<file path="design/flow/run.sh">
#!/bin/bash
# the make line also repeats each setting of config.mk as NAME=value (left out here)
make -C /OpenROAD-flow-scripts/flow DESIGN_CONFIG=/design/flow/config.mk WORK_HOME=/design/flow/orfs CLKGATE_MAP_FILE= finish
</file>
<file path="design/flow/config.mk">
export PLATFORM = sky130hd
export DESIGN_NAME = top
export DESIGN_NICKNAME = top
export VERILOG_FILES = /design/flow/design.v
export SDC_FILE = /design/flow/constraint.sdc
export NUM_CORES = 4
export LEC_CHECK = 0
export ABC_AREA = 1
export CAP_MARGIN = 20
export CORE_MARGIN = 2
export CORE_UTILIZATION = 72
export CTS_CLUSTER_DIAMETER = 301
export PLACE_DENSITY = 0.38
export SLEW_MARGIN = 20
</file>
<file path="design/flow/constraint.sdc">
create_clock -name core_clock -period 3.52 [get_ports {clk}]
set_input_delay 0.7040 -clock core_clock [delete_from_list [all_inputs] [get_ports {clk}]]
set_output_delay 0.7040 -clock core_clock [all_outputs]
set_load 0.01 [all_outputs]
</file>
<file path="design/flow/design.v">
module pwm #(
    parameter step = 10000
)(
    input logic clk, 
    input logic rst,
    input integer duty_cycle,  
    output logic pwm_out
);
    integer pwm_on;
    localparam integer scalar = step/100;
    int pwm_count;
    logic switch;
    always_ff @(posedge clk) begin
        if (rst) begin
            pwm_on <= 0;
            pwm_count <= 0;
            switch <= 0;
        end
        else begin
        pwm_on <= duty_cycle*scalar;
        if (duty_cycle >= 99 || duty_cycle <= 1) begin
            if (duty_cycle >= 99) begin
                switch <= 0;
            end
            if (duty_cycle <= 1) begin
                switch <= 1;
            end
        end
        else begin
            if (pwm_count > pwm_on - 1) begin
                switch <= 1;
                if (pwm_count > step - 1) begin
                    pwm_count <= 0;
                    switch <= 0;
                end
                else begin
                    pwm_count <= pwm_count + 1;
                end
            end
            else begin
                pwm_count <= pwm_count + 1;
            end
        end
        end
    end
    assign pwm_out = (switch) ? 1'b1 : 1'b0;
endmodule
module ramp #(
    parameter step = 2000000,  
    parameter [0:6] steps = 7'b0011100,  
    parameter int n_steps = $bits(steps)
)(
    input logic clk,
    input logic rst,
    output int pwm_value
);
    integer stage;  
    integer count;  
    integer pwm_count;  
    localparam integer substep = step / 100;
    function automatic integer rate(input integer i);
        integer next;
        integer current;
        begin
            if (i < n_steps - 1) next = steps[i + 1] ? 100 : 0;
            else next = steps[0] ? 100 : 0;
            current = steps[i] ? 100 : 0;
            rate = (next - current) / 100;
        end
    endfunction
    integer stage_rate;
    always_comb begin
        stage_rate = 0;
        for (int i = 0; i < n_steps; i++)
            if (stage == i) stage_rate = rate(i);
    end
    always_ff @(posedge clk) begin
        if (rst) begin
            stage <= 0;
            count <= 0;
            pwm_count <= 0;
            if (steps[0]) pwm_value <= 100;
            else pwm_value <= 0;
        end
        else begin
        pwm_count <= pwm_count + 1;
        if (pwm_count == substep - 1) begin
            pwm_value <= pwm_value + stage_rate;
            pwm_count <= 0;
        end
        count <= count + 1;  
        if (count == step) begin
            count <= 0;  
            if (stage < n_steps - 1) begin
                stage <= stage + 1;
            end 
            else begin
                stage <= 0;
                if (steps[0]) pwm_value <= 100;
                else pwm_value <= 0;
            end
        end
        end
    end
endmodule
module top(
    input logic clk,
    input logic rst,
    output logic    RGB_G,
    output logic    RGB_R,
    output logic    RGB_B
);
    logic red_out;
    integer red;
    logic green_out;
    integer green;
    logic blue_out;
    integer blue;
    ramp #(
        .steps (7'b1100011)
    )
    u1 (
        .clk (clk),
        .rst (rst),
        .pwm_value (red)
    );
    ramp #(
        .steps (7'b0111000)
    )
    u2 (
            .clk (clk),
            .rst (rst),
            .pwm_value (green)
        );
    ramp #(
        .steps (7'b0001110)
    )
    u3 (
        .clk (clk),
        .rst (rst),
        .pwm_value (blue)
    );
    pwm u4 (
        .clk (clk),
        .rst (rst),
        .duty_cycle (red),
        .pwm_out (red_out)
    );
    assign RGB_R = red_out;
    pwm u5 (
        .clk (clk),
        .rst (rst),
        .duty_cycle (green),
        .pwm_out (green_out)
    );
    assign RGB_G = green_out;
    pwm u6 (
        .clk (clk),
        .rst (rst),
        .duty_cycle (blue),
        .pwm_out (blue_out)
    );
    assign RGB_B = blue_out;
endmodule
</file>
==> Flow_metrics.wiki, run 1 <==
== Run summary ==
{| class="wikitable"
! Metric !! Value
|-
| Area growth from synthesis to layout || 12.0%
|-
| Wire length per cell after detailed routing || 15.3 µm
|-
| Longest Clk Path Bufs || 3
|-
| Ant. Diodes || 0
|-
| Unique masters post-synth || 59
|-
| Area fraction in full adders, half adders and majority gates || 16.6%
|-
| Crit path launch type || flip-flop
|-
| Number of flip-flops and latches in the synthesized netlist || between 500 and 600
|-
| Wire length reported by the detailed router || 124000 µm
|-
| Non-filler cells, final || about 8000
|-
| Sw power || roughly 3.2 mW
|-
| Die outline width || 258 µm
|-
| Origin of the worst setup path || u5.pwm_on[2]
|-
| Fmax achieved || between 200 and 300 MHz
|-
| Antenna-violating nets left || 0
|-
| Critical path data required time || 4.04 ns
|-
| Core Density at Floorplan || 72.6%
|-
| Clock tree skew after final layout || 0.0346 ns
|-
| Max-Cap Viols || 0
|-
| Reg-to-Reg End || u5.pwm_count[10]
|-
| Post-synth top area share || 24.6%
|-
| Total tool warning count || 99
|-
| CTS clk-pin slew, worst paths || 0.06 ns
|-
| Power attributed to sequential cells || 6.52 mW
|-
| Slew of the pin with the lowest slew margin || 0.947 ns
|-
| Normalized max-slew margin || 36.9%
|-
| Clock root buffer master || sky130_fd_sc_hd__clkbuf_16
|-
| Internal power of the cells || 11.1 mW
|-
| Layout check faults || setup timing
|-
| Endpoint arrival time on the critical path || 4.26 ns
|-
| Cell seen most often among critical-path stages || sky130_fd_sc_hd__nand2_1
|-
| Result of the run || complete, but fails checks
|-
| Area of the mapped netlist || 0.0466 mm²
|-
| Clk pwr share || 52.0%
|-
| Violation tally from detailed-route iteration zero || 4868
|-
| Floorplan row count || about 93
|-
| Global router's overall resource usage || 34.5%
|-
| Post-layout period usage of the worst path || 106%
|-
| Highest fanout seen on the critical path || 7
|-
| Register-to-register path setup slack || -0.22 ns
|-
| TritonCTS buffer count || between 60 and 70
|-
| Relative contribution of combinational cells to total power || under 10%
|-
| Fin crit period || between 3 and 4 ns
|-
| Min setup slack post-route || -0.215 ns
|-
| Worst ir drop on vdd || 0.000467 V
|-
| Per-instance average area after synthesis || 6.65 µm²
|-
| Warnings, synthesis || 4
|-
| Remaining Overflow, GRT || 0
|-
| Setup repair after global routing missed its margin || yes
|-
| Switching fraction of total power || between 20% and 30%
|-
| Fin Setup TNS || -10.49 ns
|-
| Portion of total power attributed to sequential cells || roughly 46%
|-
| Worst reg-to-reg path cell count || 24
|-
| Sequential area share after synthesis || 24.6%
|-
| Synth Area in Simple Gates || 31.5%
|-
| Delay of the slowest critical-path stage || 0.34 ns
|-
| Worst hold-check slack || 0.436 ns
|-
| Overall via count from detail_route || 46800
|-
| DRC violations left || 0
|-
| Boundary pin count || 5
|-
| P_clk || 7.41 mW
|-
| Power Density || 273 mW/mm²
|-
| Die area || 0.0668 mm²
|-
| HP Class || reg2reg
|-
| Top pwr grp || the clock network
|-
| Synthesized instance count || 7008
|-
| Number of global-route vias before repair || around 44000
|-
| Largest non-sequential cell family by area || simple AND/OR/NAND/NOR gates
|-
| Core region area || 0.0642 mm²
|-
| Startpoint of the worst register-to-register path || u5.pwm_on[2]
|-
| Share of synthesized registers carrying an async set or reset || 0%
|-
| Critical path capture point type || flip-flop
|-
| Hpwl dp || 88600 µm
|-
| Multiplexer fraction of the synthesized cell area || 0%
|-
| CTS tree || built
|-
| Category of the critical setup timing path || reg2reg
|-
| Power Combinational || 0.320 mW
|-
| Xor/xnor cell area share of the yosys netlist || under 10%
|-
| Hold Path Origin || u3.pwm_count[0]
|-
| Slowest library cell on the worst path || sky130_fd_sc_hd__dfxtp_1
|-
| Aoi/oai-family share of the synthesized area || a little under an eighth
|-
| Global-route wire length before repair || 198000 µm
|-
| Worst path bufs/invs || 4
|-
| Iteration tally of the first detailed-router pass || 6
|-
| Cell area leaders || sky130_fd_sc_hd__dfxtp_1, sky130_fd_sc_hd__ha_1, sky130_fd_sc_hd__nand2_1
|-
| Synth top cells by count || sky130_fd_sc_hd__nand2_1, sky130_fd_sc_hd__inv_1, sky130_fd_sc_hd__nor2_1
|-
| Number of hold-slack violations in the final timing report || 0
|-
| Floorplan die height || 258 µm
|-
| Insertion Delay late pin || around 0.63 ns
|-
| Primary flip-flop cell chosen by synthesis mapping || sky130_fd_sc_hd__dfxtp_1
|-
| Port-buffer cells || 4
|-
| Largest net degree at the start of global routing || approximately 70
|-
| Ordered list of cells on the worst path || inv_2 > ha_4 > nand2_1 > nor2_2 > nand2_2 > nor3_4 > nand3_2 > inv_1 > nand4_1 > nor2_1 > xor2_1 > ha_1 > nand2_1 > nor2_2 > and2_4 > and3_4 > nand2_2 > nand2_1 > nand2_1 > nand4_1 > o21ai_4 > buf_4 > buf_8 > nor2_1
|-
| Final non-filler cell area || 0.0522 mm²
|-
| Placement-stage cell area || 0.0483 mm²
|-
| Number of cells in the design after placement || 7899
|-
| Yosys-reported design area after synthesis || 0.0466 mm²
|-
| Cell taking the most area after synthesis || sky130_fd_sc_hd__dfxtp_1
|-
| Yosys top cell by instances || sky130_fd_sc_hd__nand2_1
|-
| Post-synth EDFFs || 0
|-
| CTS Sinks || between 500 and 600
|-
| Cells on Worst Hold Path || 1
|-
| Terminating pin of the worst hold path || u3.pwm_count[0]
|-
| Antenna violations before repair || 0
|-
| Standby leakage power || 24.1 nW
|-
| # Cells Yosys || about 7000
|-
| Largest delay contributor family on the critical path || simple AND/OR/NAND/NOR gates
|-
| Count of endpoints failing setup in the final report || 92
|-
| Critical path depth in cells || 24
|-
| Number of vias per cell || 5.79
|-
| CTS HTree Levels || 3
|-
| Pins Over Slew Limit || 0
|-
| Final weighted congestion in routability-driven placement || 0.993
|-
| Final net count || slightly below 8000
|-
| Capturing element of the worst setup path || u5.pwm_count[10]
|-
| Synthesized net count || between 7000 and 8000
|}
==> metrics by stage <==
stage / util, % / worst slack (ns) / total power, mW
after floorplan: - / 0.0233 / 6.85
after global placement: 75.3 / 0.116 / 6.92
after detailed placement: 75.3 / 0.00400 / 6.92
after CTS: 79.2 / 0.0120 / 14.2
after global routing: 81.3 / -0.361 / 14.6
final: 81.3 / -0.215 / 14.2
==> routing by layer <==
metal  global-route usage, %  share of wire, %  up-vias
li1                        -                 -    23200
met1                    45.1                43    21500
met2                    59.5                47     1736
met3                    3.72               6.5      343
met4                    10.8               3.1        0
met5                       0                 0        -
==> what timing repair did <==
action / in CTS / in global routing
pin swaps: 13 / 91
setup endpoints to repair: 35 / 181
resized: 24 / 313
setup buffers: 10 / 37
hold buffers: 0 / 0
gates cloned: 2 / 7
==> final cells by class <==
class,instances,area [µm²]
Timing Repair Buffer,189,1620
Fill cell,4516,12000
Clock buffer,88,1860
Inverter,1148,4310
Clock inverter,30,457
Sequential cell,573,11500
Tap cell,855,1070
Multi-Input combinational cell,5185,31300
==> inputs of run 2 (changes only) <==
ABC_AREA = default   (was 1)
CORE_UTILIZATION = 40   (was 72)
CTS_CLUSTER_DIAMETER = default   (was 301)
PLACE_DENSITY = default   (was 0.38)
clock period = 5.95 ns   (was 3.52 ns; I/O delays follow)
==> run 2 against run 1 <==
The run now finishes clean. Cell count decreased by 23%. First-iteration DRC count down 73%. Hold slack gained 0.026 ns. Critical path type unchanged. Largest power group unchanged. Highest routed layer unchanged.
==> Flow_metrics.wiki, run 2 <==
== Run summary ==
{| class="wikitable"
! Metric !! Value
|-
| Power attributed to sequential cells || 3.87 mW
|-
| Setup repair after global routing missed its margin || no
|-
| Floorplan die height || 319 µm
|-
| Cell area leaders || sky130_fd_sc_hd__dfxtp_1, sky130_fd_sc_hd__ha_1, sky130_fd_sc_hd__xor2_1
|-
| Overall power || 8.55 mW
|-
| Insertion Delay late pin || 0.62 ns
|-
| Number of cells in the design after placement || 6078
|-
| Post-CTS setup buffers || 0
|-
| Core region area || 0.0984 mm²
|-
| DRC violations left || 0
|-
| Normalized max-slew margin || 32.1%
|-
| CTS HTree Levels || 3
|-
| Fillcell total || 9910
|-
| Largest delay contributor family on the critical path || simple AND/OR/NAND/NOR gates
|-
| Non-filler cells, final || 6203
|-
| Area growth from synthesis to layout || 10.0%
|-
| # resized after CTS || 0
|-
| Hold Path Origin || u2.pwm_count[0]
|-
| Startpoint of the worst register-to-register path || u4.pwm_on[5]
|-
| Origin of the worst setup path || u4.pwm_on[5]
|-
| Port-buffer cells || 4
|-
| Count of endpoints failing setup in the final report || 0
|-
| Power Combinational || 0.134 mW
|-
| Floorplan row count || 115
|-
| Critical path capture point type || flip-flop
|-
| Result of the run || no timing/DRC/antenna violations
|-
| Primary flip-flop cell chosen by synthesis mapping || sky130_fd_sc_hd__dfxtp_1
|-
| Iteration tally of the first detailed-router pass || 7
|-
| HP Class || reg2reg
|-
| CTS tree || built
|-
| Number of vias per cell || around 5.0
|-
| Final non-filler cell area || 0.0437 mm²
|-
| Unique masters post-synth || approximately 80
|-
| Fmax achieved || 207 MHz
|-
| Total tool warning count || between 90 and 100
|-
| Largest non-sequential cell family by area || simple AND/OR/NAND/NOR gates
|-
| Clk pwr share || between 50% and 60%
|-
| Highest fanout seen on the critical path || 5
|-
| Synthesized instance count || between 4000 and 5000
|-
| Synth top cells by count || sky130_fd_sc_hd__nor2_1, sky130_fd_sc_hd__dfxtp_1, sky130_fd_sc_hd__ha_1
|-
| Reg-to-Reg End || u4.pwm_count[6]
|-
| Count of hold buffers inserted by post-cts repair || 0
|-
| Wire length reported by the detailed router || around 80000 µm
|-
| Switching fraction of total power || 21.2%
|-
| Final net count || 5437
|-
| Final weighted congestion in routability-driven placement || 0.832
|-
| Worst hold-check slack || 0.462 ns
|-
| Xor/xnor cell area share of the yosys netlist || 12.2%
|-
| Largest net degree at the start of global routing || 94
|-
| Yosys top cell by instances || sky130_fd_sc_hd__nor2_1
|-
| Multiplexer fraction of the synthesized cell area || 0.154%
|-
| Internal power of the cells || 6.74 mW
|-
| Share of synthesized registers carrying an async set or reset || 0%
|-
| Boundary pin count || 5
|-
| Max-Cap Viols || 0
|-
| Pins Over Slew Limit || 0
|-
| Area of the mapped netlist || between 0.03 and 0.04 mm²
|-
| TritonCTS buffer count || 69
|-
| Worst path bufs/invs || 0
|-
| Hpwl dp || 59300 µm
|-
| Sw power || 1.81 mW
|-
| Fin crit period || 4.83 ns
|-
| Number of flip-flops and latches in the synthesized netlist || 573
|-
| Cells on Worst Hold Path || 1
|-
| CTS Sinks || approximately 570
|-
| Slew of the pin with the lowest slew margin || around 1.0 ns
|-
| Register-to-register path setup slack || 1.12 ns
|-
| Number of global-route vias before repair || 30300
|-
| Synthesized net count || 5442
|-
| Multi-input combinational cell area || 0.0261 mm²
|-
| Placement-stage cell area || 0.0412 mm²
|-
| Yosys-reported design area after synthesis || about 0.040 mm²
|-
| Global router's overall resource usage || between 15 and 20%
|-
| Synth Area in Simple Gates || between 20% and 30%
|-
| Violation tally from detailed-route iteration zero || 1318
|-
| Antenna-violating nets left || 0
|-
| Warnings, synthesis || 4
|-
| Sequential area share after synthesis || 28.9%
|-
| Ordered list of cells on the worst path || nor3_1 > nand2_1 > nor2_1 > nand2_1 > nor4_1 > nand2_1 > nor4_1 > xnor2_1 > ha_1 > nand4_1 > nor4_1 > nand3_1 > nor3_1 > a21oi_1 > o211ai_1 > nand2b_1 > or3_1 > a21oi_1
|-
| Post-synth EDFFs || 0
|-
| Clock root buffer master || sky130_fd_sc_hd__clkbuf_16
|-
| P_clk || 4.55 mW
|-
| CTS clk-pin slew, worst paths || 0.06 ns
|-
| Category of the critical setup timing path || reg2reg
|-
| Aoi/oai-family share of the synthesized area || about an eighth
|-
| Capturing element of the worst setup path || u4.pwm_count[6]
|-
| Core Density at Floorplan || 40.3%
|-
| Endpoint arrival time on the critical path || ~5.4 ns
|-
| Power Density || 196 mW/mm²
|-
| Terminating pin of the worst hold path || u2.pwm_count[0]
|-
| Portion of total power attributed to sequential cells || roughly 45%
|-
| Worst ir drop on vdd || 0.000177 V
|-
| Remaining Overflow, GRT || 0
|-
| Area fraction in full adders, half adders and majority gates || 19.5%
|-
| Cell taking the most area after synthesis || sky130_fd_sc_hd__dfxtp_1
|-
| Fin Setup TNS || 0 ns
|-
| Critical path depth in cells || 18
|-
| Die area || 0.102 mm²
|-
| Clock tree skew after final layout || 0.0231 ns
|-
| Post-synth top area share || roughly 29%
|-
| Crit path launch type || flip-flop
|-
| Wire length per cell after detailed routing || 12.8 µm
|-
| Antenna violations before repair || 0
|-
| Post-layout period usage of the worst path || 81.1%
|-
| Flop area || 0.0115 mm²
|-
| Longest Clk Path Bufs || 3
|-
| Number of hold-slack violations in the final timing report || 0
|-
| Worst reg-to-reg path cell count || 18
|-
| Standby leakage power || 19.9 nW
|-
| Overall via count from detail_route || 31200
|-
| Top pwr grp || the clock network
|-
| Global-route wire length before repair || 139000 µm
|-
| Critical path data required time || 6.49 ns
|-
| # Cells Yosys || around 4900
|-
| Delay of the slowest critical-path stage || 0.63 ns
|-
| Slowest library cell on the worst path || sky130_fd_sc_hd__nor4_1
|-
| Ant. Diodes || 0
|-
| Die outline width || 319 µm
|-
| Per-instance average area after synthesis || 8.16 µm²
|-
| Relative contribution of combinational cells to total power || under 10%
|}
run 2: per-layer routing:
layer | vias up | routed length [µm] | GRT usage, %
met1 | 14300 | 40800 | 21.2
met2 | 246 | 35300 | 26.1
met3 | 107 | 1960 | 2.24
met5 | - | 0 | 0
met4 | 0 | 1660 | 4.12
li1 | 16600 | - | -
run 2: area by class of cell:
cell class	count	share of cell area [%]
Clock buffer	97	4.71
Clock inverter	28	1.00
Inverter	476	4.09
Multi-Input combinational cell	3719	59.8
Sequential cell	573	26.3
Tap cell	1287	3.69
Timing Repair Buffer	23	0.441
run 2: through the flow:
stage | util [%] | setup slack [ns]
floorplan | - | 0.735
global placement | 41.8 | 1.27
detailed placement | 41.8 | 1.18
CTS | 44.4 | 1.15
global route | 44.4 | 0.463
finish | 44.4 | 1.12
==> inputs of run 3 (changes only) <==
ABC_AREA = 1   (was default)
CAP_MARGIN = 5   (was 20)
CELL_PAD_IN_SITES_DETAIL_PLACEMENT = 1   (was default)
CELL_PAD_IN_SITES_GLOBAL_PLACEMENT = 2   (was default)
CORE_MARGIN = 7   (was 2)
CORE_UTILIZATION = 53   (was 40)
CTS_CLUSTER_DIAMETER = 187   (was default)
GPL_TIMING_DRIVEN = 1   (was default)
HOLD_SLACK_MARGIN = 0.13   (was default)
MAX_ROUTING_LAYER = met4   (was default)
PLACE_DENSITY_LB_ADDON = 0.17   (was default)
SLEW_MARGIN = 10   (was 20)
TNS_END_PERCENT = 70   (was default)
clock period = 3.76 ns   (was 5.95 ns; I/O delays follow)
==> run 3 against run 2 <==
Synthesized cell count up 44%. Die size down 5.3%. Synthesized area up 17%. The flow now stops in global placement without I/O (3_1_place_gp_skip_io).
==> Flow_metrics.wiki, run 3 <==
== Implementation results ==
{| class="wikitable"
! Metric !! Value
|-
| Result of the run || aborted with a tool error
|-
| Number of flip-flops and latches in the synthesized netlist || 573
|-
| Tool error || [ERROR FLW-0024] Place density exceeds 1.0 (current PLACE_DENSITY_LB_ADDON =  0.17). Please check if the value of  PLACE_DENSITY_LB_ADDON is between 0 and 0.99.
|-
| Yosys-reported design area after synthesis || 0.0466 mm²
|-
| Synth Area in Simple Gates || a little under a third
|-
| Multiplexer fraction of the synthesized cell area || 0%
|-
| Sequential area share after synthesis || between 20% and 30%
|-
| Floorplan row count || approximately 110
|-
| Post-synth EDFFs || 0
|-
| Unique masters post-synth || 59
|-
| Synthesized net count || 7583
|-
| Core region area || 0.0869 mm²
|-
| Floorplan die height || 311 µm
|-
| Cell area leaders || sky130_fd_sc_hd__dfxtp_1, sky130_fd_sc_hd__ha_1, sky130_fd_sc_hd__nand2_1
|-
| Primary flip-flop cell chosen by synthesis mapping || sky130_fd_sc_hd__dfxtp_1
|-
| Area of the mapped netlist || approximately 0.047 mm²
|-
| Share of synthesized registers carrying an async set or reset || 0%
|-
| Per-instance average area after synthesis || 6.65 µm²
|-
| Die outline width || between 300 and 400 µm
|-
| Area fraction in full adders, half adders and majority gates || 16.6%
|-
| Core Density at Floorplan || 53.6%
|-
| Cell taking the most area after synthesis || sky130_fd_sc_hd__dfxtp_1
|-
| Die area || 0.0964 mm²
|-
| Largest non-sequential cell family by area || simple AND/OR/NAND/NOR gates
|-
| Warnings, synthesis || 4
|-
| Synth top cells by count || sky130_fd_sc_hd__nand2_1, sky130_fd_sc_hd__inv_1, sky130_fd_sc_hd__nor2_1
|-
| # Cells Yosys || ~7000
|-
| Aoi/oai-family share of the synthesized area || between 10% and 20%
|-
| Xor/xnor cell area share of the yosys netlist || 5.64%
|-
| Yosys top cell by instances || sky130_fd_sc_hd__nand2_1
|-
| Failed at || global placement without I/O (3_1_place_gp_skip_io)
|-
| Post-synth top area share || 24.6%
|-
| Synthesized instance count || 7008
|}
==> inputs of run 4 (changes only) <==
ABC_AREA = default   (was 1)
CAP_MARGIN = 20   (was 5)
CELL_PAD_IN_SITES_DETAIL_PLACEMENT = default   (was 1)
CELL_PAD_IN_SITES_GLOBAL_PLACEMENT = default   (was 2)
CORE_MARGIN = 2   (was 7)
CORE_UTILIZATION = 72   (was 53)
CTS_CLUSTER_DIAMETER = default   (was 187)
GPL_TIMING_DRIVEN = default   (was 1)
HOLD_SLACK_MARGIN = default   (was 0.13)
MAX_ROUTING_LAYER = default   (was met4)
PLACE_DENSITY = 0.63   (was default)
PLACE_DENSITY_LB_ADDON = default   (was 0.17)
SETUP_SLACK_MARGIN = -0.48   (was default)
SLEW_MARGIN = 20   (was 10)
TNS_END_PERCENT = default   (was 70)
clock period = 7.15 ns   (was 3.76 ns; I/O delays follow)
==> run 4 against run 3 <==
Synthesized cell count down 31%. Now clean on timing, DRC and antenna. Synthesized area fell by 15%. Die size is 41% lower.
==> Flow_metrics.wiki, run 4 <==
== Run summary ==
{| class="wikitable"
! Metric !! Value
|-
| Xor/xnor cell area share of the yosys netlist || 12.2%
|-
| Worst path bufs/invs || 0
|-
| Highest fanout seen on the critical path || 30
|-
| Cell taking the most area after synthesis || sky130_fd_sc_hd__dfxtp_1
|-
| Clock tree skew after final layout || about 0.030 ns
|-
| Largest non-sequential cell family by area || simple AND/OR/NAND/NOR gates
|-
| Iteration tally of the first detailed-router pass || 5
|-
| Insertion Delay late pin || 0.65 ns
|-
| Synthesized net count || approximately 5400
|-
| Boundary pin count || 5
|-
| Critical path capture point type || flip-flop
|-
| Fin Setup TNS || 0 ns
|-
| Slowest library cell on the worst path || sky130_fd_sc_hd__a41o_1
|-
| Count of endpoints failing setup in the final report || 0
|-
| Yosys-reported design area after synthesis || 0.0397 mm²
|-
| Primary flip-flop cell chosen by synthesis mapping || sky130_fd_sc_hd__dfxtp_1
|-
| Synthesized instance count || 4867
|-
| Routed length on met3 || 2090 µm
|-
| CTS HTree Levels || 2
|-
| Per-instance average area after synthesis || 8.16 µm²
|-
| Max Used Layer || met4
|-
| Terminating pin of the worst hold path || u2.count[0]
|-
| Normalized max-slew margin || 31.9%
|-
| Antenna-violating nets left || 0
|-
| Synth top cells by count || sky130_fd_sc_hd__nor2_1, sky130_fd_sc_hd__dfxtp_1, sky130_fd_sc_hd__ha_1
|-
| TritonCTS buffer count || 61
|-
| Fmax achieved || 200 MHz
|-
| Critical path depth in cells || 15
|-
| CTS Sinks || 573
|-
| Wire length reported by the detailed router || about 78000 µm
|-
| Pins Over Slew Limit || 0
|-
| Worst reg-to-reg path cell count || 15
|-
| Core Density at Floorplan || roughly 72%
|-
| Final weighted congestion in routability-driven placement || roughly 0.86
|-
| Multiplexer fraction of the synthesized cell area || 0.154%
|-
| Wire length per cell after detailed routing || 14.0 µm
|-
| # resized after CTS || 0
|-
| Largest delay contributor family on the critical path || simple AND/OR/NAND/NOR gates
|-
| Relative contribution of combinational cells to total power || under 10%
|-
| Result of the run || no timing/DRC/antenna violations
|-
| Violation tally from detailed-route iteration zero || 1462
|-
| Synth Area in Simple Gates || 22.1%
|-
| Met2 wirelength from detailed routing || 36900 µm
|-
| CTS clk-pin slew, worst paths || 0.06 ns
|-
| Ordered list of cells on the worst path || nor3_1 > nand2b_1 > or4_1 > nand3b_1 > nand2b_1 > or4_1 > xor2_1 > ha_1 > nand4_1 > nor4_1 > o21ai_0 > o2111ai_1 > xnor2_1 > a41o_1 > nor2_1
|-
| Final net count || around 5400
|-
| Number of flip-flops and latches in the synthesized netlist || ~570
|-
| Clock root buffer master || sky130_fd_sc_hd__clkbuf_16
|-
| Largest net degree at the start of global routing || slightly below 60
|-
| Floorplan die height || 239 µm
|-
| Internal power of the cells || 5.13 mW
|-
| Max-Cap Viols || 0
|-
| Post-synth top area share || 28.9%
|-
| Worst hold-check slack || 0.458 ns
|-
| Portion of total power attributed to sequential cells || 49.0%
|-
| Placement-stage cell area || 0.0404 mm²
|-
| Warnings, synthesis || 4
|-
| Sw power || 1.43 mW
|-
| Fin crit period || 4.99 ns
|-
| Non-filler cells, final || around 5600
|-
| Area fraction in full adders, half adders and majority gates || 19.5%
|-
| Global router's overall resource usage || 27.4%
|-
| Total tool warning count || 98
|-
| Slew of the pin with the lowest slew margin || 1.02 ns
|-
| Final non-filler cell area || 0.0425 mm²
|-
| Setup repair after global routing missed its margin || no
|-
| Die outline width || 239 µm
|-
| Origin of the worst setup path || u5.pwm_on[2]
|-
| Sum of routed wire segments on met1 || 37800 µm
|-
| Number of vias per cell || 5.69
|-
| Power attributed to sequential cells || 3.22 mW
|-
| Post-synth EDFFs || 0
|-
| Area growth from synthesis to layout || 6.98%
|-
| Endpoint arrival time on the critical path || 5.49 ns
|-
| Number of global-route vias before repair || around 30000
|-
| Remaining Overflow, GRT || 0
|-
| Post-CTS setup buffers || 0
|-
| Register-to-register path setup slack || 2.16 ns
|-
| CTS tree || built
|-
| Category of the critical setup timing path || reg2reg
|-
| Power Combinational || about 0.11 mW
|-
| DRC violations left || 0
|-
| Count of hold buffers inserted by post-cts repair || 0
|-
| Longest Clk Path Bufs || 3
|-
| Overall via count from detail_route || between 30000 and 40000
|-
| Number of cells in the design after placement || 5490
|-
| Cell area leaders || sky130_fd_sc_hd__dfxtp_1, sky130_fd_sc_hd__ha_1, sky130_fd_sc_hd__xor2_1
|-
| Standby leakage power || roughly 20 nW
|-
| Global-route wire length before repair || between 100000 and 150000 µm
|-
| Post-layout period usage of the worst path || 69.8%
|-
| Port-buffer cells || 4
|-
| Die area || 0.0570 mm²
|-
| Top pwr grp || the clock network
|-
| Sequential area share after synthesis || 28.9%
|-
| Capturing element of the worst setup path || u5.pwm_count[7]
|-
| Number of hold-slack violations in the final timing report || 0
|-
| Clk pwr share || 49.3%
|-
| Reg-to-Reg End || u5.pwm_count[7]
|-
| Hpwl dp || 57200 µm
|-
| Critical path data required time || ~7.6 ns
|-
| HP Class || reg2reg
|-
| Delay of the slowest critical-path stage || 0.90 ns
|-
| Core region area || 0.0548 mm²
|-
| Antenna violations before repair || 0
|-
| Aoi/oai-family share of the synthesized area || 11.7%
|-
| Startpoint of the worst register-to-register path || u5.pwm_on[2]
|-
| Area of the mapped netlist || 0.0397 mm²
|-
| Cells on Worst Hold Path || 1
|-
| Hold Path Origin || u2.count[0]
|-
| Crit path launch type || flip-flop
|-
| P_clk || 3.24 mW
|-
| Switching fraction of total power || 21.8%
|-
| Yosys top cell by instances || sky130_fd_sc_hd__nor2_1
|-
| Worst ir drop on vdd || ~0.00029 V
|-
| # Cells Yosys || 4867
|-
| Unique masters post-synth || 81
|-
| Floorplan row count || 86
|-
| Power Density || 155 mW/mm²
|-
| Share of synthesized registers carrying an async set or reset || 0%
|}
## run 4: cell type report
cell class,count,area (µm²)
Clock buffer,83,1720
Antenna cell,1,2.50
Tap cell,704,881
Timing Repair Buffer,18,143
Clock inverter,26,349
Multi-Input combinational cell,3719,26100
Sequential cell,573,11500
Fill cell,4053,12300
Inverter,476,1790
## run 4: stage by stage
step	total power, mW	worst slack (ns)	utilization, %
after CTS	6.63	2.15	77.5
final	6.56	2.16	77.5
after global placement	3.39	1.98	73.7
after global routing	6.76	1.69	77.5
after floorplan	3.37	1.04	-
after detailed placement	3.40	2.15	73.8
## run 4: routing by layer
metal | vias up | GRT usage, %
met3 | 104 | 2.82
met2 | 350 | 47.7
met5 | - | 0
met4 | 0 | 6.38
met1 | 14900 | 36.5
li1 | 16500 | -
==> inputs of run 5 (changes only) <==
ABC_AREA = 1   (was default)
CELL_PAD_IN_SITES_DETAIL_PLACEMENT = 2   (was default)
CELL_PAD_IN_SITES_GLOBAL_PLACEMENT = 1   (was default)
CORE_ASPECT_RATIO = 0.9   (was default)
CORE_UTILIZATION = 15   (was 72)
CTS_CLUSTER_SIZE = 97   (was default)
GPL_TIMING_DRIVEN = 0   (was default)
PLACE_DENSITY = default   (was 0.63)
SETUP_SLACK_MARGIN = 0.26   (was -0.48)
SLEW_MARGIN = 25   (was 20)
TNS_END_PERCENT = 75   (was default)
clock period = 7.5 ns   (was 7.15 ns; I/O delays follow)
==> run 5 against run 4 <==
Still clean on timing, DRC and antenna. Non-clock buffer count increased by 91. Combinational power up 37%. Cell count rose by 100%. Synthesized cell count grew 44%. Critical path depth increased by 1. Die size rose to 5.5 times the previous value. Sequential power is 5% lower. First-iteration DRC count up 8.5%. Global-route usage shrank 17 points. Highest routed layer unchanged.
==> Flow_metrics.wiki, run 5 <==
== Run summary ==
{| class="wikitable"
! Metric !! Value
|-
| Critical path capture point type || flip-flop
|-
| Sw power || 1.77 mW
|-
| Number of vias per cell || 4.07
|-
| Synth top cells by count || sky130_fd_sc_hd__nand2_1, sky130_fd_sc_hd__inv_1, sky130_fd_sc_hd__nor2_1
|-
| Yosys top cell by instances || sky130_fd_sc_hd__nand2_1
|-
| Wire length per cell after detailed routing || 14.0 µm
|-
| Floorplan row count || between 150 and 200
|-
| Area growth from synthesis to layout || 17.2%
|-
| Largest net degree at the start of global routing || 33
|-
| Slowest library cell on the worst path || sky130_fd_sc_hd__nor3b_1
|-
| Aoi/oai-family share of the synthesized area || 11.4%
|-
| Reg-to-Reg End || u2.pwm_value[30]
|-
| Synthesized instance count || 7008
|-
| Xor/xnor cell area share of the yosys netlist || 5.64%
|-
| Capturing element of the worst setup path || u2.pwm_value[30]
|-
| Min setup slack post-route || 3.10 ns
|-
| Floorplan die height || between 500 and 600 µm
|-
| Hold Path Origin || u3.pwm_count[0]
|-
| DRC violations left || 0
|-
| Clk pwr share || a little under three fifths
|-
| Setup repair after global routing missed its margin || no
|-
| Endpoint arrival time on the critical path || between 4 and 5 ns
|-
| Cells on Worst Hold Path || 1
|-
| Number of flip-flops and latches in the synthesized netlist || 573
|-
| Origin of the worst setup path || u2.stage[0]
|-
| Share of synthesized registers carrying an async set or reset || 0%
|-
| Worst reg-to-reg path cell count || 16
|-
| CTS Sinks || 573
|-
| Critical path data required time || 8.09 ns
|-
| Largest non-sequential cell family by area || simple AND/OR/NAND/NOR gates
|-
| Post-placement setup slack || 2.52 ns
|-
| Area of the mapped netlist || 0.0466 mm²
|-
| Boundary pin count || 5
|-
| Core region area || slightly above 0.3 mm²
|-
| Global-route wire length before repair || 260000 µm
|-
| Clock root buffer master || sky130_fd_sc_hd__clkbuf_16
|-
| Violation tally from detailed-route iteration zero || roughly 1600
|-
| Register-to-register path setup slack || roughly 3.1 ns
|-
| Worst path bufs/invs || 2
|-
| Crit path launch type || flip-flop
|-
| Largest delay contributor family on the critical path || simple AND/OR/NAND/NOR gates
|-
| Unique masters post-synth || 59
|-
| Die outline width || 592 µm
|-
| Final weighted congestion in routability-driven placement || 0.839
|-
| # resized after CTS || 0
|-
| Insertion Delay late pin || 0.70 ns
|-
| Total tool warning count || 96
|-
| Antenna violations before repair || 4
|-
| Cell area leaders || sky130_fd_sc_hd__dfxtp_1, sky130_fd_sc_hd__ha_1, sky130_fd_sc_hd__nand2_1
|-
| Cell taking the most area after synthesis || sky130_fd_sc_hd__dfxtp_1
|-
| Count of endpoints failing setup in the final report || 0
|-
| Final net count || approximately 7700
|-
| Iteration tally of the first detailed-router pass || 5
|-
| Internal power of the cells || roughly 5.5 mW
|-
| Post-synth top area share || around a quarter
|-
| Remaining Overflow, GRT || 0
|-
| Number of global-route vias before repair || 49400
|-
| TritonCTS buffer count || 80
|-
| Antenna-violating nets left || 0
|-
| Sequential area share after synthesis || 24.6%
|-
| Overall via count from detail_route || 45900
|-
| Power Combinational || 0.151 mW
|-
| Fillcell total || around 37000
|-
| Post-synth EDFFs || 0
|-
| Synth Area in Simple Gates || 31.5%
|-
| Cell seen most often among critical-path stages || sky130_fd_sc_hd__nand3_1
|-
| Count of hold buffers inserted by post-cts repair || 0
|-
| Fmax achieved || 227 MHz
|-
| Fin Setup TNS || 0 ns
|-
| Portion of total power attributed to sequential cells || 42.2%
|-
| Startpoint of the worst register-to-register path || u2.stage[0]
|-
| P_clk || 4.04 mW
|-
| Wire length reported by the detailed router || 158000 µm
|-
| Clock tree skew after final layout || 0.0308 ns
|-
| CTS tree || built
|-
| Switching fraction of total power || 24.3%
|-
| Pins Over Slew Limit || 0
|-
| Global router's overall resource usage || 9.92%
|-
| CTS clk-pin slew, worst paths || 0.06 ns
|-
| Ordered list of cells on the worst path || inv_1 > ha_1 > o311ai_0 > nand4_1 > nor3b_1 > ha_1 > fa_1 > nand3_1 > nand2_1 > a21boi_0 > o21ai_0 > nand4_1 > nand3_1 > nand3_1 > nand2_1 > inv_1
|-
| # Cells Yosys || 7008
|-
| Result of the run || no timing/DRC/antenna violations
|-
| Post-CTS setup buffers || 0
|-
| HP Class || reg2reg
|-
| Power Density || 133 mW/mm²
|-
| Delay of the slowest critical-path stage || 0.65 ns
|-
| Post-layout period usage of the worst path || 58.7%
|-
| Worst ir drop on vdd || 0.000138 V
|-
| Core Density at Floorplan || 15.0%
|-
| Die area || approximately 0.32 mm²
|-
| Per-instance average area after synthesis || 6.65 µm²
|-
| CTS HTree Levels || 3
|-
| Slew of the pin with the lowest slew margin || 1.08 ns
|-
| Warnings, synthesis || 4
|-
| Critical path depth in cells || 16
|-
| Number of hold-slack violations in the final timing report || 0
|-
| Synthesized net count || between 7000 and 8000
|-
| Max-Cap Viols || 0
|-
| Multiplexer fraction of the synthesized cell area || 0%
|-
| Fin crit period || between 4 and 5 ns
|-
| Relative contribution of combinational cells to total power || between 2 and 2.5%
|-
| Standby leakage power || 23.5 nW
|-
| Primary flip-flop cell chosen by synthesis mapping || sky130_fd_sc_hd__dfxtp_1
|-
| Terminating pin of the worst hold path || u3.pwm_count[0]
|-
| Longest Clk Path Bufs || 3
|-
| Port-buffer cells || 3
|-
| Power attributed to sequential cells || 3.06 mW
|-
| Category of the critical setup timing path || reg2reg
|-
| Top pwr grp || the clock network
|-
| Area fraction in full adders, half adders and majority gates || 16.6%
|-
| Highest fanout seen on the critical path || 6
|-
| Hpwl dp || 128000 µm
|-
| Normalized max-slew margin || 27.9%
|-
| Yosys-reported design area after synthesis || between 0.04 and 0.05 mm²
|}
run 5: final cells by class:
type	instances	area [µm²]	area share, %
multi-input cells	5185	30400	55.6
flip-flops and latches	573	11500	21.0
well taps	4116	5150	9.43
inverters	1148	4310	7.89
clock buffers	106	2210	4.04
clock inverters	36	517	0.946
plain buffers	102	468	0.857
repair buffers	7	124	0.227
diodes	2	5.00	0.00916
run 5: through the flow:
stage                     hold slack, ns  area, µm²  total power, mW  utilization (%)  cells
after floorplan                    0.413      46600             3.21                -   7008
after global placement             0.429      51800             3.28             16.7  11100
after detailed placement           0.439      51900             3.29             16.8  11100
after CTS                          0.452      54600             7.42             17.6  11300
after global routing               0.454      54600             7.55             17.6  11300
final                              0.445      54600             7.26             17.6  11300
run 5: metal layers:
metal  share of wire (%)  wire length (µm)  vias up  global-route usage, %
li1                    -                 -    23000                      -
met1                  49             78200    22400                   13.3
met2                  46             72500      353                   16.5
met3                 2.4              3760      197                   1.11
met4                 2.5              3900        0                   3.07
met5                   0                 0        -                      0
==> inputs of run 6 (changes only) <==
ABC_AREA = default   (was 1)
CAP_MARGIN = 30   (was 20)
CELL_PAD_IN_SITES_DETAIL_PLACEMENT = 1   (was 2)
CELL_PAD_IN_SITES_GLOBAL_PLACEMENT = 3   (was 1)
CORE_ASPECT_RATIO = 1.24   (was 0.9)
CORE_MARGIN = 4   (was 2)
CORE_UTILIZATION = 18   (was 15)
CTS_CLUSTER_DIAMETER = 266   (was default)
CTS_CLUSTER_SIZE = default   (was 97)
SETUP_SLACK_MARGIN = -0.32   (was 0.26)
SLEW_MARGIN = 20   (was 25)
TNS_END_PERCENT = 25   (was 75)
clock period = 5.6 ns   (was 7.5 ns; I/O delays follow)
==> run 6 against run 5 <==
Still clean. Synthesized cell count is 31% lower. Clock skew is 0.0064 ns lower. Clock-buffer cell count is 1 lower. Total power is 36% higher. Sequential share of layout area is 3.7 points higher. Clock power is 37% higher. Maximum frequency is 18% lower. Critical path type unchanged. Largest cell class unchanged. Largest power group unchanged. Highest routed layer unchanged.
==> Flow_metrics.wiki, run 6 <==
== Run summary ==
{| class="wikitable"
! Metric !! Value
|-
| Critical path depth in cells || 16
|-
| Port-buffer cells || 4
|-
| Post-synth top area share || 28.9%
|-
| Wire length reported by the detailed router || 111000 µm
|-
| Category of the critical setup timing path || reg2reg
|-
| Largest delay contributor family on the critical path || AND-OR/OR-AND gates
|-
| Count of hold buffers inserted by post-cts repair || 0
|-
| Post-placement setup slack || -0.135 ns
|-
| Clock root buffer master || sky130_fd_sc_hd__clkbuf_16
|-
| CTS HTree Levels || 3
|-
| P_clk || about 5.6 mW
|-
| Antenna-violating nets left || 0
|-
| Top pwr grp || the clock network
|-
| Result of the run || no timing/DRC/antenna violations
|-
| Hpwl dp || 87500 µm
|-
| Overall power || roughly 10 mW
|-
| Number of global-route vias before repair || 34600
|-
| Area fraction in full adders, half adders and majority gates || between 10% and 20%
|-
| Insertion Delay late pin || 0.69 ns
|-
| Share of synthesized registers carrying an async set or reset || 0%
|-
| Post-layout period usage of the worst path || 95.6%
|-
| DRC violations left || 0
|-
| Die outline width || approximately 430 µm
|-
| Critical path capture point type || flip-flop
|-
| Core region area || 0.219 mm²
|-
| Sequential area share after synthesis || 28.9%
|-
| Internal power of the cells || 7.55 mW
|-
| Synth Area in Simple Gates || 22.1%
|-
| Final core utilization || 21.2%
|-
| Total tool warning count || around 96
|-
| Iteration tally of the first detailed-router pass || 4
|-
| Capturing element of the worst setup path || u1.pwm_value[31]
|-
| Post-CTS setup buffers || 0
|-
| # Cells Yosys || between 4000 and 5000
|-
| Delay of the slowest critical-path stage || around 0.6 ns
|-
| Final net count || ~5500
|-
| Switching fraction of total power || 23.3%
|-
| Area growth from synthesis to layout || 16.9%
|-
| Synthesized net count || ~5400
|-
| CTS clk-pin slew, worst paths || around 0.05 ns
|-
| Wire length per cell after detailed routing || 14.0 µm
|-
| Per-instance average area after synthesis || 8.16 µm²
|-
| Endpoint arrival time on the critical path || 5.95 ns
|-
| Fin crit period || 5.35 ns
|-
| Cell area leaders || sky130_fd_sc_hd__dfxtp_1, sky130_fd_sc_hd__ha_1, sky130_fd_sc_hd__xor2_1
|-
| Startpoint of the worst register-to-register path || u1.stage[23]
|-
| Multiplexer fraction of the synthesized cell area || less than 1%
|-
| Yosys top cell by instances || sky130_fd_sc_hd__nor2_1
|-
| Overall via count from detail_route || between 30000 and 40000
|-
| Hold Path Origin || u2.count[0]
|-
| HP Class || reg2reg
|-
| Ordered list of cells on the worst path || nor4_1 > nand4_1 > nor4_4 > buf_6 > buf_4 > ha_1 > a211o_1 > a21oi_1 > a211oi_1 > o21ai_0 > a21oi_1 > a31o_2 > a211oi_1 > o21ai_0 > mux2i_1 > mux2i_1
|-
| Non-filler cells, final || 7924
|-
| # resized after CTS || 0
|-
| Synthesized instance count || 4867
|-
| Global router's overall resource usage || 9.74%
|-
| Number of hold-slack violations in the final timing report || 0
|-
| Primary flip-flop cell chosen by synthesis mapping || sky130_fd_sc_hd__dfxtp_1
|-
| Number of flip-flops and latches in the synthesized netlist || about 570
|-
| Highest fanout seen on the critical path || 11
|-
| Standby leakage power || 20.2 nW
|-
| Register-to-register path setup slack || 0.25 ns
|-
| Yosys-reported design area after synthesis || 0.0397 mm²
|-
| Terminating pin of the worst hold path || u2.count[0]
|-
| Floorplan die height || 531 µm
|-
| Cells on Worst Hold Path || 1
|-
| Largest non-sequential cell family by area || simple AND/OR/NAND/NOR gates
|-
| CTS tree || built
|-
| Portion of total power attributed to sequential cells || about two fifths
|-
| Longest Clk Path Bufs || 3
|-
| Aoi/oai-family share of the synthesized area || 11.7%
|-
| Critical path data required time || 6.20 ns
|-
| Cell taking the most area after synthesis || sky130_fd_sc_hd__dfxtp_1
|-
| Violation tally from detailed-route iteration zero || 863
|-
| Xor/xnor cell area share of the yosys netlist || 12.2%
|-
| Die area || 0.228 mm²
|-
| Reg-to-Reg End || u1.pwm_value[31]
|-
| Worst path bufs/invs || 2
|-
| Min setup slack post-route || about 0.25 ns
|-
| TritonCTS buffer count || 80
|-
| Relative contribution of combinational cells to total power || ~1.9%
|-
| Clock tree skew after final layout || approximately 0.024 ns
|-
| Number of vias per cell || 4.09
|-
| Power attributed to sequential cells || 4.11 mW
|-
| Origin of the worst setup path || u1.stage[23]
|-
| Core Density at Floorplan || a little under a fifth
|-
| Remaining Overflow, GRT || 0
|-
| CTS Sinks || 573
|-
| Clk pwr share || between 50% and 60%
|-
| Warnings, synthesis || 4
|-
| Pins Over Slew Limit || 0
|-
| Slowest library cell on the worst path || sky130_fd_sc_hd__nor4_4
|-
| Slew of the pin with the lowest slew margin || a little over 0.9 ns
|-
| Power Combinational || 0.184 mW
|-
| Power Density || 212 mW/mm²
|-
| Antenna violations before repair || 3
|-
| Area of the mapped netlist || 0.0397 mm²
|-
| Floorplan row count || 191
|-
| Boundary pin count || 5
|-
| Synth top cells by count || sky130_fd_sc_hd__nor2_1, sky130_fd_sc_hd__dfxtp_1, sky130_fd_sc_hd__ha_1
|-
| Post-synth EDFFs || 0
|-
| Final weighted congestion in routability-driven placement || 0.730
|-
| Normalized max-slew margin || a little under two fifths
|-
| Largest net degree at the start of global routing || 29
|-
| Unique masters post-synth || roughly 81
|-
| Number of cells in the design after placement || 7778
|-
| Worst reg-to-reg path cell count || 16
|-
| Sw power || approximately 2.3 mW
|-
| Max-Cap Viols || 0
|-
| Global-route wire length before repair || about 180000 µm
|-
| Count of endpoints failing setup in the final report || 0
|-
| Fmax achieved || 187 MHz
|-
| Crit path launch type || flip-flop
|-
| Worst ir drop on vdd || around 0.00024 V
|}
==> run 6: stage by stage <==
step	area [µm²]	setup TNS [ns]	hold slack (ns)
global route	46400	-8.31	0.491
CTS	46400	-1.39	0.468
finish	46400	0	0.460
floorplan	39700	0	0.430
global placement	43400	-111.36	0.445
detailed placement	43600	-1.26	0.454
==> run 6: per-layer routing <==
layer	vias up	wire length (µm)	global-route usage, %	share of wire [%]
li1	16800	-	-	-
met1	15400	48600	11.2	44
met2	142	57500	18.6	52
met3	119	2330	1.25	2.1
met4	0	2500	2.96	2.3
met5	-	0	0	0
==> run 6: final cells by class <==
cell class	count	area [µm²]
diodes	2	5.00
plain buffers	99	383
clock buffers	105	2260
clock inverters	38	567
fillers	26000	172000
inverters	476	1790
multi-input cells	3719	26100
flip-flops and latches	573	11500
well taps	2895	3620
repair buffers	17	206
==> inputs of run 7 (changes only) <==
ABC_AREA = 0   (was default)
CAP_MARGIN = 20   (was 30)
CELL_PAD_IN_SITES_DETAIL_PLACEMENT = default   (was 1)
CELL_PAD_IN_SITES_GLOBAL_PLACEMENT = default   (was 3)
CORE_ASPECT_RATIO = 1.48   (was 1.24)
CORE_MARGIN = 2   (was 4)
CORE_UTILIZATION = 69   (was 18)
CTS_CLUSTER_DIAMETER = default   (was 266)
CTS_CLUSTER_SIZE = 97   (was default)
GPL_TIMING_DRIVEN = default   (was 0)
PLACE_DENSITY_LB_ADDON = 0.06   (was default)
SETUP_SLACK_MARGIN = 1.05   (was -0.32)
TNS_END_PERCENT = 75   (was 25)
clock period = 5.84 ns   (was 5.6 ns; I/O delays follow)
==> run 7 against run 6 <==
Still clean. Final area down 8.0%. Hold slack better by 0.0011 ns. Clock power down 29%. Die size down 74%. Via count down 1.2%. Critical path type unchanged. Largest cell class unchanged.
==> Flow_metrics.wiki, run 7 <==
== Run summary ==
{| class="wikitable"
! Metric !! Value
|-
| Worst path bufs/invs || 1
|-
| Number of hold-slack violations in the final timing report || 0
|-
| Port-buffer cells || 4
|-
| Sw power || 1.73 mW
|-
| Violation tally from detailed-route iteration zero || 1189
|-
| Origin of the worst setup path || u6.pwm_on[5]
|-
| Critical path data required time || 6.34 ns
|-
| Largest non-sequential cell family by area || simple AND/OR/NAND/NOR gates
|-
| Wire length reported by the detailed router || 78700 µm
|-
| Register-to-register path setup slack || 1.21 ns
|-
| CTS Sinks || 573
|-
| Area growth from synthesis to layout || 7.53%
|-
| Clock tree skew after final layout || 0.0443 ns
|-
| Global router's overall resource usage || a little over a quarter
|-
| DRC violations left || 0
|-
| Longest Clk Path Bufs || 3
|-
| Largest net degree at the start of global routing || 60
|-
| Delay of the slowest critical-path stage || 0.48 ns
|-
| Critical path depth in cells || 18
|-
| Unique masters post-synth || 81
|-
| Insertion Delay late pin || ~0.66 ns
|-
| Multiplexer fraction of the synthesized cell area || less than 1%
|-
| Portion of total power attributed to sequential cells || around half
|-
| Count of hold buffers inserted by post-cts repair || 0
|-
| Area of the mapped netlist || 0.0397 mm²
|-
| Top pwr grp || sequential cells
|-
| Clock root buffer master || sky130_fd_sc_hd__clkbuf_16
|-
| Area fraction in full adders, half adders and majority gates || 19.5%
|-
| Per-instance average area after synthesis || around 8.2 µm²
|-
| Standby leakage power || 19.7 nW
|-
| Fin Setup TNS || 0 ns
|-
| Cell taking the most area after synthesis || sky130_fd_sc_hd__dfxtp_1
|-
| Post-synth top area share || between 20 and 30%
|-
| # Cells Yosys || between 4000 and 5000
|-
| Warnings, synthesis || 4
|-
| Overall power || 8.00 mW
|-
| Power Combinational || 0.141 mW
|-
| Slowest library cell on the worst path || sky130_fd_sc_hd__or4_4
|-
| Reg-to-Reg End || u6.pwm_count[31]
|-
| Fin crit period || 4.63 ns
|-
| Startpoint of the worst register-to-register path || u6.pwm_on[5]
|-
| TritonCTS buffer count || around 56
|-
| Die outline width || around 200 µm
|-
| Synth Area in Simple Gates || 22.1%
|-
| Final weighted congestion in routability-driven placement || 0.886
|-
| Cells on Worst Hold Path || 1
|-
| Power attributed to sequential cells || 3.94 mW
|-
| Number of global-route vias before repair || roughly 32000
|-
| Hpwl dp || 59400 µm
|-
| Remaining Overflow, GRT || 0
|-
| Aoi/oai-family share of the synthesized area || 11.7%
|-
| P_clk || slightly below 4 mW
|-
| Max-Cap Viols || 0
|-
| Synthesized net count || 5442
|-
| Slew of the pin with the lowest slew margin || ~1.1 ns
|-
| Core region area || 0.0572 mm²
|-
| Overall via count from detail_route || between 30000 and 40000
|-
| Count of endpoints failing setup in the final report || 0
|-
| Yosys top cell by instances || sky130_fd_sc_hd__nor2_1
|-
| Xor/xnor cell area share of the yosys netlist || 12.2%
|-
| Ordered list of cells on the worst path || or3_1 > or3b_4 > or4_4 > or4_4 > nor2_4 > nand2_2 > nor2_2 > xnor2_1 > ha_1 > a21o_1 > a21o_1 > a21oi_1 > o21ai_0 > a221oi_2 > mux2_4 > o21bai_4 > clkbuf_16 > a21oi_1
|-
| Category of the critical setup timing path || reg2reg
|-
| Global-route wire length before repair || 135000 µm
|-
| Floorplan die height || 296 µm
|-
| Highest fanout seen on the critical path || 8
|-
| Setup repair after global routing missed its margin || yes
|-
| Total tool warning count || 98
|-
| Wire length per cell after detailed routing || 13.9 µm
|-
| Share of synthesized registers carrying an async set or reset || 0%
|-
| Core Density at Floorplan || a little over two thirds
|-
| Crit path launch type || flip-flop
|-
| Antenna violations before repair || 1
|-
| Clk pwr share || 49.0%
|-
| Critical path capture point type || flip-flop
|-
| Fmax achieved || approximately 220 MHz
|-
| Capturing element of the worst setup path || u6.pwm_count[31]
|-
| Iteration tally of the first detailed-router pass || 7
|-
| Cell area leaders || sky130_fd_sc_hd__dfxtp_1, sky130_fd_sc_hd__ha_1, sky130_fd_sc_hd__xor2_1
|-
| Power Density || 187 mW/mm²
|-
| Normalized max-slew margin || ~28%
|-
| Switching fraction of total power || a little over a fifth
|-
| Endpoint arrival time on the critical path || ~5.1 ns
|-
| Largest delay contributor family on the critical path || simple AND/OR/NAND/NOR gates
|-
| Worst reg-to-reg path cell count || 18
|-
| Antenna-violating nets left || 0
|-
| Number of flip-flops and latches in the synthesized netlist || 573
|-
| Floorplan row count || between 100 and 150
|-
| CTS clk-pin slew, worst paths || 0.06 ns
|-
| Boundary pin count || 5
|-
| Sequential area share after synthesis || 28.9%
|-
| Pins Over Slew Limit || 0
|-
| Primary flip-flop cell chosen by synthesis mapping || sky130_fd_sc_hd__dfxtp_1
|-
| Hold Path Origin || u1.pwm_count[0]
|-
| Relative contribution of combinational cells to total power || 1.8%
|-
| Die area || a little under 0.06 mm²
|-
| Worst ir drop on vdd || 0.000287 V
|-
| Internal power of the cells || 6.27 mW
|-
| CTS HTree Levels || 2
|-
| Terminating pin of the worst hold path || u1.pwm_count[0]
|-
| Number of vias per cell || 5.66
|-
| CTS tree || built
|-
| Synthesized instance count || 4867
|-
| Post-layout period usage of the worst path || 79.4%
|-
| Yosys-reported design area after synthesis || 0.0397 mm²
|-
| Result of the run || no timing/DRC/antenna violations
|-
| Post-synth EDFFs || 0
|-
| Ant. Diodes || 0
|-
| HP Class || reg2reg
|-
| Final net count || about 5400
|-
| Synth top cells by count || sky130_fd_sc_hd__nor2_1, sky130_fd_sc_hd__dfxtp_1, sky130_fd_sc_hd__ha_1
|}
## run 7: stage by stage
stage / instances / cell area [µm²] / hold WS, ns / utilization (%) / worst slack (ns)
floorplan: 4867 / 39700 / 0.430 / - / 0.957
global placement: 5555 / 40500 / 0.445 / 70.9 / 1.13
detailed placement: 5555 / 40500 / 0.452 / 70.9 / 1.06
CTS: 5655 / 42500 / 0.467 / 74.4 / 1.05
global route: 5662 / 42700 / 0.489 / 74.7 / 1.01
finish: 5662 / 42700 / 0.461 / 74.7 / 1.21
## run 7: metal layers
layer | part of all wire (%) | GRT usage [%]
met5 | 0 | 0
met3 | 2.1 | 2.79
met2 | 54 | 53.0
met4 | 3.4 | 9.76
met1 | 40 | 27.3
## run 7: timing repair
| action | CTS | global route |
|---|---|---|
| gates cloned | 0 | 2 |
| pin swaps | 0 | 3 |
| setup endpoints to repair | 30 | 74 |
| buffers inserted | 0 | 5 |
| gates resized | 1 | 12 |
## run 7: layout make-up
class,count,area (µm²)
clock buffer,77,1590
clock inverter,23,424
fill,4524,14500
inverter,476,1790
multi-input combinational,3719,26200
sequential,573,11500
tap,763,955
timing repair buffer,31,290
==> inputs of run 8 (changes only) <==
ABC_AREA = 1   (was 0)
CORE_UTILIZATION = 66   (was 69)
PLACE_DENSITY_LB_ADDON = default   (was 0.06)
SETUP_SLACK_MARGIN = default   (was 1.05)
clock period = 3.88 ns   (was 5.84 ns; I/O delays follow)
==> run 8 against run 7 <==
Clock skew decreased by 0.016 ns. Synthesized cell count rose by 44%. Register-to-register slack worse by 0.95 ns. Critical path type unchanged. Critical endpoint is now u6.pwm_on[23].
==> Flow_metrics.wiki, run 8 <==
== Run summary ==
{| class="wikitable"
! Metric !! Value
|-
| Result of the run || no timing/DRC/antenna violations
|-
| Overall power || 12.2 mW
|-
| Critical path data required time || 4.49 ns
|-
| CTS Sinks || 573
|-
| Fmax achieved || 276 MHz
|-
| Wire length per cell after detailed routing || 15.0 µm
|-
| Capturing element of the worst setup path || u6.pwm_on[23]
|-
| Power Combinational || between 0.2 and 0.25 mW
|-
| Post-layout period usage of the worst path || 93.3%
|-
| Post-synth top area share || 24.6%
|-
| Hpwl dp || about 94000 µm
|-
| Internal power of the cells || 9.47 mW
|-
| Min setup slack post-route || 0.260 ns
|-
| Power Density || ~240 mW/mm²
|-
| Iteration tally of the first detailed-router pass || 5
|-
| Sequential area share after synthesis || about a quarter
|-
| Normalized max-slew margin || 39.0%
|-
| Longest Clk Path Bufs || 3
|-
| Slowest library cell on the worst path || sky130_fd_sc_hd__fa_1
|-
| Final net count || 7625
|-
| Startpoint of the worst register-to-register path || u3.pwm_value[0]
|-
| Worst path bufs/invs || 3
|-
| Cells on Worst Hold Path || 1
|-
| Clock tree skew after final layout || 0.0282 ns
|-
| Relative contribution of combinational cells to total power || 2.0%
|-
| P_clk || about 6.1 mW
|-
| Synthesized instance count || approximately 7000
|-
| Clock root buffer master || sky130_fd_sc_hd__clkbuf_16
|-
| Yosys top cell by instances || sky130_fd_sc_hd__nand2_1
|-
| Standby leakage power || roughly 23 nW
|-
| Wire length reported by the detailed router || 120000 µm
|-
| Warnings, synthesis || 4
|-
| Placement-stage cell area || 0.0479 mm²
|-
| Ant. Diodes || 0
|-
| CTS clk-pin slew, worst paths || 0.07 ns
|-
| Area of the mapped netlist || 0.0466 mm²
|-
| Crit path launch type || flip-flop
|-
| Critical path depth in cells || 16
|-
| Cell taking the most area after synthesis || sky130_fd_sc_hd__dfxtp_1
|-
| Total tool warning count || 99
|-
| Pins Over Slew Limit || 0
|-
| Worst ir drop on vdd || ~0.00041 V
|-
| Share of synthesized registers carrying an async set or reset || 0%
|-
| TritonCTS buffer count || 59
|-
| Port-buffer cells || 4
|-
| Floorplan die height || 327 µm
|-
| Core region area || about 0.070 mm²
|-
| Final non-filler cell area || 0.0502 mm²
|-
| Register-to-register path setup slack || 0.26 ns
|-
| Number of hold-slack violations in the final timing report || 0
|-
| Synthesized net count || ~7600
|-
| Multiplexer fraction of the synthesized cell area || 0%
|-
| Die area || 0.0728 mm²
|-
| Slew of the pin with the lowest slew margin || 0.911 ns
|-
| Sw power || 2.77 mW
|-
| Fin crit period || 3.62 ns
|-
| Core Density at Floorplan || 66.6%
|-
| Overall via count from detail_route || roughly 45000
|-
| Endpoint arrival time on the critical path || 4.23 ns
|-
| DRC violations left || 0
|-
| Top pwr grp || the clock network
|-
| CTS tree || built
|-
| Area fraction in full adders, half adders and majority gates || 16.6%
|-
| Fillcell total || between 6000 and 7000
|-
| Number of global-route vias before repair || 44400
|-
| CTS HTree Levels || 2
|-
| Switching fraction of total power || a little under a quarter
|-
| Area growth from synthesis to layout || 7.75%
|-
| Insertion Delay late pin || slightly below 0.7 ns
|-
| Largest delay contributor family on the critical path || adder cells
|-
| Terminating pin of the worst hold path || u3.pwm_count[0]
|-
| Hold Path Origin || u3.pwm_count[0]
|-
| Floorplan row count || 118
|-
| Ordered list of cells on the worst path || ha_1 > inv_1 > fa_1 > inv_1 > ha_1 > ha_1 > fa_1 > nand2_1 > nand2_1 > o21ai_0 > inv_1 > a21oi_1 > o21ai_0 > a21oi_1 > o21ai_0 > a21oi_1
|-
| Final weighted congestion in routability-driven placement || 1.00
|-
| Cell area leaders || sky130_fd_sc_hd__dfxtp_1, sky130_fd_sc_hd__ha_1, sky130_fd_sc_hd__nand2_1
|-
| Global router's overall resource usage || approximately a third
|-
| Boundary pin count || 5
|-
| Clk pwr share || 49.7%
|-
| Violation tally from detailed-route iteration zero || 2435
|-
| Power attributed to sequential cells || 5.92 mW
|-
| Worst reg-to-reg path cell count || 16
|-
| Antenna-violating nets left || 0
|-
| HP Class || reg2reg
|-
| Synth Area in Simple Gates || 31.5%
|-
| Fin Setup TNS || 0 ns
|-
| Max-Cap Viols || 0
|-
| Xor/xnor cell area share of the yosys netlist || 5.64%
|-
| Global-route wire length before repair || about 200000 µm
|-
| Post-placement setup slack || 0.181 ns
|-
| Number of flip-flops and latches in the synthesized netlist || 573
|-
| Reg-to-Reg End || u6.pwm_on[23]
|-
| Yosys-reported design area after synthesis || 0.0466 mm²
|-
| Count of hold buffers inserted by post-cts repair || 0
|-
| Synth top cells by count || sky130_fd_sc_hd__nand2_1, sky130_fd_sc_hd__inv_1, sky130_fd_sc_hd__nor2_1
|-
| Category of the critical setup timing path || reg2reg
|-
| Post-synth EDFFs || 0
|-
| Aoi/oai-family share of the synthesized area || 11.4%
|-
| # Cells Yosys || about 7000
|-
| Count of endpoints failing setup in the final report || 0
|-
| Per-instance average area after synthesis || between 6 and 7 µm²
|-
| Unique masters post-synth || 59
|-
| Setup repair after global routing missed its margin || yes
|-
| Largest non-sequential cell family by area || simple AND/OR/NAND/NOR gates
|-
| Delay of the slowest critical-path stage || 0.48 ns
|-
| Highest fanout seen on the critical path || 5
|-
| Largest net degree at the start of global routing || 77
|-
| Remaining Overflow, GRT || 0
|-
| Number of vias per cell || 5.62
|-
| Die outline width || 222 µm
|-
| Primary flip-flop cell chosen by synthesis mapping || sky130_fd_sc_hd__dfxtp_1
|-
| Critical path capture point type || flip-flop
|-
| Antenna violations before repair || 0
|-
| Origin of the worst setup path || u3.pwm_value[0]
|-
| Portion of total power attributed to sequential cells || 48.3%
|}
## run 8: metrics by stage
step                hold WS [ns]  instances  util [%]
floorplan                  0.413       7008         -
global placement           0.430       7880      68.5
detailed placement         0.440       7880      68.5
CTS                        0.451       7989      71.4
global route               0.466       7998      71.8
finish                     0.449       7998      71.8
## run 8: metal layers
metal  GRT usage, %  share of wire (%)  vias up  wire, µm
li1               -                  -    22900         -
met1           30.7                 36    20600     43600
met2           65.0                 54     1002     64900
met3           3.42                3.0      473      3590
met4           20.1                6.5        0      7810
met5              0                  0        -         0
## run 8: what timing repair did
action | CTS | global route
hold endpoints to repair | 0 | 0
gates resized | 0 | 38
setup endpoints to repair | 0 | 114
buffers inserted | 0 | 6
## run 8: area by class of cell
| cell class | instances | area, µm² | area share (%) |
|---|---|---|---|
| Sequential cell | 573 | 11500 | 22.9 |
| Timing Repair Buffer | 83 | 732 | 1.46 |
| Clock buffer | 85 | 1720 | 3.43 |
| Inverter | 1148 | 4310 | 8.58 |
| Clock inverter | 24 | 349 | 0.695 |
| Tap cell | 900 | 1130 | 2.24 |
| Multi-Input combinational cell | 5185 | 30500 | 60.7 |
Power and IR drop assume default switching activity.
